Design axi_stream_insert_header, start of the top module:
module axi_stream_insert_header #(
    parameter DATA_WD = 32,
    parameter DATA_BYTE_WD = DATA_WD / 8,
    parameter BYTE_CNT_WD = $clog2(DATA_BYTE_WD)
) (
    input clk,
    input rst_n,
    input valid_in,
    input [DATA_WD-1 : 0] data_in,
    input [DATA_BYTE_WD-1 : 0] keep_in,
    input last_in,
    output ready_in,
    output valid_out,
    output [DATA_WD-1 : 0] data_out,
    output [DATA_BYTE_WD-1 : 0] keep_out,
    output last_out,
    input ready_out,
    input valid_insert,
    input [DATA_WD-1 : 0] header_insert,
    input [DATA_BYTE_WD-1 : 0] keep_insert,
    input [BYTE_CNT_WD : 0] byte_insert_cnt,
    output ready_insert
);
Size: about 1300 cells after synthesis, roughly 200 flip-flops, ~120 I/O pins, ~11000 um2 of cells after synthesis.
Settings: LEC_CHECK=0, CAP_MARGIN=20, CORE_MARGIN=2, CORE_UTILIZATION=66, CTS_CLUSTER_DIAMETER=345, CTS_CLUSTER_SIZE=50, PLACE_DENSITY=0.6, SETUP_SLACK_MARGIN=0.93, SLEW_MARGIN=20; clock period 3.64 ns.
run.sh (not shown) runs the stock make flow with config.mk's settings and CLKGATE_MAP_FILE=.
The starting point finished but fails on negative setup slack.
Then changed:
- ABC_AREA: unset -> 1
- CORE_UTILIZATION: 66 -> 64
- CTS_CLUSTER_DIAMETER: 345 -> unset
- CTS_CLUSTER_SIZE: 50 -> unset
- SETUP_SLACK_MARGIN: 0.93 -> 0.17
- clock period: 3.64 -> 4.05 ns (I/O delays scaled with it)
=> This time the run went through all stages and came out clean. Die area went up by 11%. Worst hold slack loses 0.0066 ns. Design area went down by 6.4%.
Then changed:
- CORE_UTILIZATION: 64 -> 68
- CTS_CLUSTER_SIZE: unset -> 98
- SETUP_SLACK_MARGIN: 0.17 -> unset
- clock period: 4.05 -> 3.23 ns (I/O delays scaled with it)
The new run completed and failed the layout checks on negative setup slack.
Clock skew barely changes.
Cell count climbs by about 1%.
Global-route usage goes up by 3.6 points.
Design area came out higher by 2.4%.
Wire length increases by 5.7%.
Critical path depth stays the same.
Synthesized area does not change.
Die area goes down by 5.7%.
Non-clock buffer count increases by 25.
Worst hold slack loses 0.10 ns.
Setup slack degrades by 0.67 ns.
Then changed:
- ABC_AREA: 1 -> unset
- CORE_UTILIZATION: 68 -> 40
- CTS_CLUSTER_SIZE: 98 -> unset
- clock period: 3.23 -> 5.5 ns (I/O delays scaled with it)
=> This time the run went through all stages and came out clean. Register-to-register slack improves by 1.9 ns. Area after synthesis came out lower by 7.1%. Die size came out higher by 56%. Cell count came out lower by 17%. Non-clock buffer count came out lower by 36. Total power came out lower by 49%. Setup slack improves by 0.84 ns. Utilization came out lower by 33 points. First-iteration DRC count came out lower by 20%. Synthesized cell count came out lower by 27%.

---

run A:
Starting RTL as in the previous note.
clock: 6.2 ns
lec_check: 0
cap_margin: 0
cell_pad_in_sites_detail_placement: 0
core_margin: 10
core_utilization: 61
cts_cluster_diameter: 333
cts_cluster_size: 98
gpl_routability_driven: 0
hold_slack_margin: 0.28
place_density_lb_addon: 0.02
setup_slack_margin: 0.72
slew_margin: 20
tns_end_percent: 10
The following lists how run B was set up differently from run A:
- CORE_MARGIN now 7, was 10
- SETUP_SLACK_MARGIN now 1.72, was 0.72
- CORE_ASPECT_RATIO now 0.74, previously not set
- MAX_ROUTING_LAYER now met4, previously not set
- CAP_MARGIN now 5, was 0
- TNS_END_PERCENT no longer set, was 10
- MIN_ROUTING_LAYER now met2, previously not set
- CORE_UTILIZATION now 16, was 61
- SLEW_MARGIN now 25, was 20
- CTS_CLUSTER_DIAMETER now 320, was 333
Notes after the runs:
Run B | status: complete | timing, DRC, antenna: pass. Across both runs, relative contribution of combinational cells to total power was higher for run B than for run A. The total inserted antenna cells number comes out lower for run A vs run B. Going from run A to run B, final critical path time including I/O delays and setup shrinks by 0.65 ns. Compared run B vs run A, and met2 layer usage reported by global route is down in run B. [run B] static power due to leakage rose 3.3% relative to run A. Re area after synthesis: no difference whatsoever between run B and run A. Final critical-path share of the clock period: run B < run A. Compared with run A, run B shows final area that has gone up by a little under 10%. Setup slack in run B is larger than in run A. Run B: combinational logic power about 26% above run A.

---

Setup of job 7322:
Starting RTL as in the previous note.
// axi_stream_insert_header
module axi_stream_insert_header #(
    parameter DATA_WD = 32,
    parameter DATA_BYTE_WD = DATA_WD / 8,
    parameter BYTE_CNT_WD = $clog2(DATA_BYTE_WD)
) (
    input clk,
    input rst_n,
    input valid_in,
    input [DATA_WD-1 : 0] data_in,
    input [DATA_BYTE_WD-1 : 0] keep_in,
    input last_in,
    output ready_in,
    output valid_out,
    output [DATA_WD-1 : 0] data_out,
    output [DATA_BYTE_WD-1 : 0] keep_out,
    output last_out,
    input ready_out,
    input valid_insert,
    input [DATA_WD-1 : 0] header_insert,
    input [DATA_BYTE_WD-1 : 0] keep_insert,
    input [BYTE_CNT_WD : 0] byte_insert_cnt,
    output ready_insert
);
function [BYTE_CNT_WD:0]count_1;
    input [DATA_BYTE_WD-1:0] data_in;
    reg [BYTE_CNT_WD:0]cnt,n;
begin
    cnt=0;
    for (n=0;n<DATA_BYTE_WD; n=n+1) begin
        if(data_in[n])
            cnt = cnt+1'b1; 
            count_1 =cnt;
    end
end
endfunction
localparam IDEL = 4'b0001;
localparam HAEDER_INSERT = 4'b0010;
localparam WAIT = 4'b0100;
localparam IN_OUT = 4'b1000;
reg [3:0] current_state;
reg [3:0] next_state;
reg [BYTE_CNT_WD : 0] byte_insert_cnt_temp;
reg [DATA_BYTE_WD-1 : 0] keep_insert_temp;
reg [DATA_WD-1:0] mem [0:4];
reg [1:0] addr_in;
reg [1:0] addr_out;
reg[4:0] cnt_temp;
reg [DATA_BYTE_WD-1 : 0] keepin_last;
wire [BYTE_CNT_WD:0] keepin_last_count;
wire [4:0] out_cnt ;
reg [2*DATA_WD-1 : 0] data_out_reg;
reg [2*DATA_BYTE_WD-1 : 0] keep_out_reg;
reg last_out_reg;
reg [4:0]cnt_out_temp;
    assign keepin_last_count = count_1(keepin_last); 
  ...
clock: 3.72 ns
lec_check: 0
cap_margin: 20
cell_pad_in_sites_detail_placement: 0
core_margin: 2
core_utilization: 72
cts_cluster_size: 75
gpl_routability_driven: 1
hold_slack_margin: -0.07
place_density: 0.35
setup_slack_margin: -0.06
slew_margin: 20
Job 7322: all stages done; final checks FAILED (negative setup slack).
The inputs of job 9744 differ from those of job 7322 as listed below.
Settings: CELL_PAD_IN_SITES_DETAIL_PLACEMENT no longer set, was 0; CTS_CLUSTER_SIZE no longer set, was 75; PLACE_DENSITY now 0.38, was 0.35; ABC_AREA now 1, previously not set; HOLD_SLACK_MARGIN no longer set, was -0.07; SETUP_SLACK_MARGIN no longer set, was -0.06; GPL_ROUTABILITY_DRIVEN no longer set, was 1; the clock period (ns, I/O delays scaled along) now 1.56, was 3.72.
[summary]
Status: job 9744 FAILED at clock tree synthesis (4_1_cts) (tool error)
Between job 7322 and job 9744, the flow reports post-synthesis chip area from yosys increasing by a little under 10%.
On pre-CTS setup slack: between job 7322 and job 9744, it ends up lower for job 9744.
Compared with job 7322, job 9744 shows a higher cell count after placement.
On xor-xnor portion of the synthesized cell area: between job 7322 and job 9744, it ends up lower for job 9744.
Diff job 7322 -> job 9744: number of standard-cell rows in the floorplan shows an increase of 2; detailed placer's ending HPWL increased by 27% relative to the old numbers; synthesized cell count increased by 461 relative to the old numbers; die area shows an increase of 1200 um^2; sequential-to-total area share from yosys stat -3.1 points.
Inputs modified between job 9744 and job 2316:
Settings: putting SETUP_SLACK_MARGIN at -0.27 where nothing was set; clearing PLACE_DENSITY, which used to be 0.38; clearing ABC_AREA, which used to be 1; swapping 1.56 for 3.53 in the clock period (ns, I/O delays scaled along).
==> comparison <==
The final report for job 2316 shows a completed flow and a layout that fails verification, specifically negative setup slack.
Looking at adder-cell share of the synthesized area across job 9744 and job 2316, the one that comes out higher is job 2316.
Relative to job 9744, job 2316 improves synthesized cell area.
Area fraction in xor and xnor cells: job 2316 > job 9744
The number of placed instances with taps included in job 2316 sits 577 below the value recorded for job 9744.
Sort job 9744 and job 2316 by portion of netlist area occupied by mux cells, descending, and job 2316 comes first.
Job 2316 vs job 9744: distinct cell type count after synthesis up in job 2316
--- input diff job 2316..job 7453 ---
Settings: SETUP_SLACK_MARGIN: -0.27 -> unset; PLACE_DENSITY_LB_ADDON: unset -> 0.01; ABC_AREA: unset -> 1; CTS_CLUSTER_DIAMETER: unset -> 400; CTS_CLUSTER_SIZE: unset -> 100; the clock period (ns, I/O delays scaled along): 3.53 -> 1.56.
==> results <==
- Changes observed in job 7453 relative to job 2316: die size shows an increase of 1200 um^2; synthesized area picked up an extra 870 um^2; die width grew by 4.7 um.
- Job 7453 against job 2316: area reported by Yosys stat now sits higher; async set or reset register ratio after synthesis now sits at about the same level; gate count after technology mapping now sits higher.
- The higher yosys cell count came out of job 7453.
- Job 7453 never completed, since it errored out during clock tree synthesis (4_1_cts).
- Looking at dominant non-sequential cell family after synthesis, the AND-OR/OR-AND gates result is from job 2316; the simple AND/OR/NAND/NOR gates one comes from job 7453.
Modified inputs, job 3754 compared to job 7453
Settings: setting PLACE_DENSITY to 0.6 for the first time; changing CORE_UTILIZATION from 72 to 42; changing CTS_CLUSTER_DIAMETER from 400 to 338; removing PLACE_DENSITY_LB_ADDON (formerly 0.01); changing the clock period (ns, I/O delays scaled along) from 1.56 to 5.5.
### Flow results
- Having completed the whole flow, job 3754 delivered a layout that passed the timing, DRC and antenna checks.
- Area of the core region (job 3754 over job 7453): increase, 12000 um^2
- Between job 3754 and job 7453, die size is lower for job 7453, job 3754 comes in above that.
- Cmp job 3754 vs job 7453: placement-stage cell area lower in job 3754
- Cmp job 3754 vs job 7453: site row count higher in job 3754
- Job 3754: y dimension of the die 30% above job 7453
- Looking at cell total after placement across job 3754 and job 7453, the one that comes out higher is job 3754.
- Changes observed in job 3754 relative to job 7453: horizontal die size now larger; post-synthesis net count has remained practically unchanged.
Power figures rest on the tool's default switching activity, not on a simulated workload.
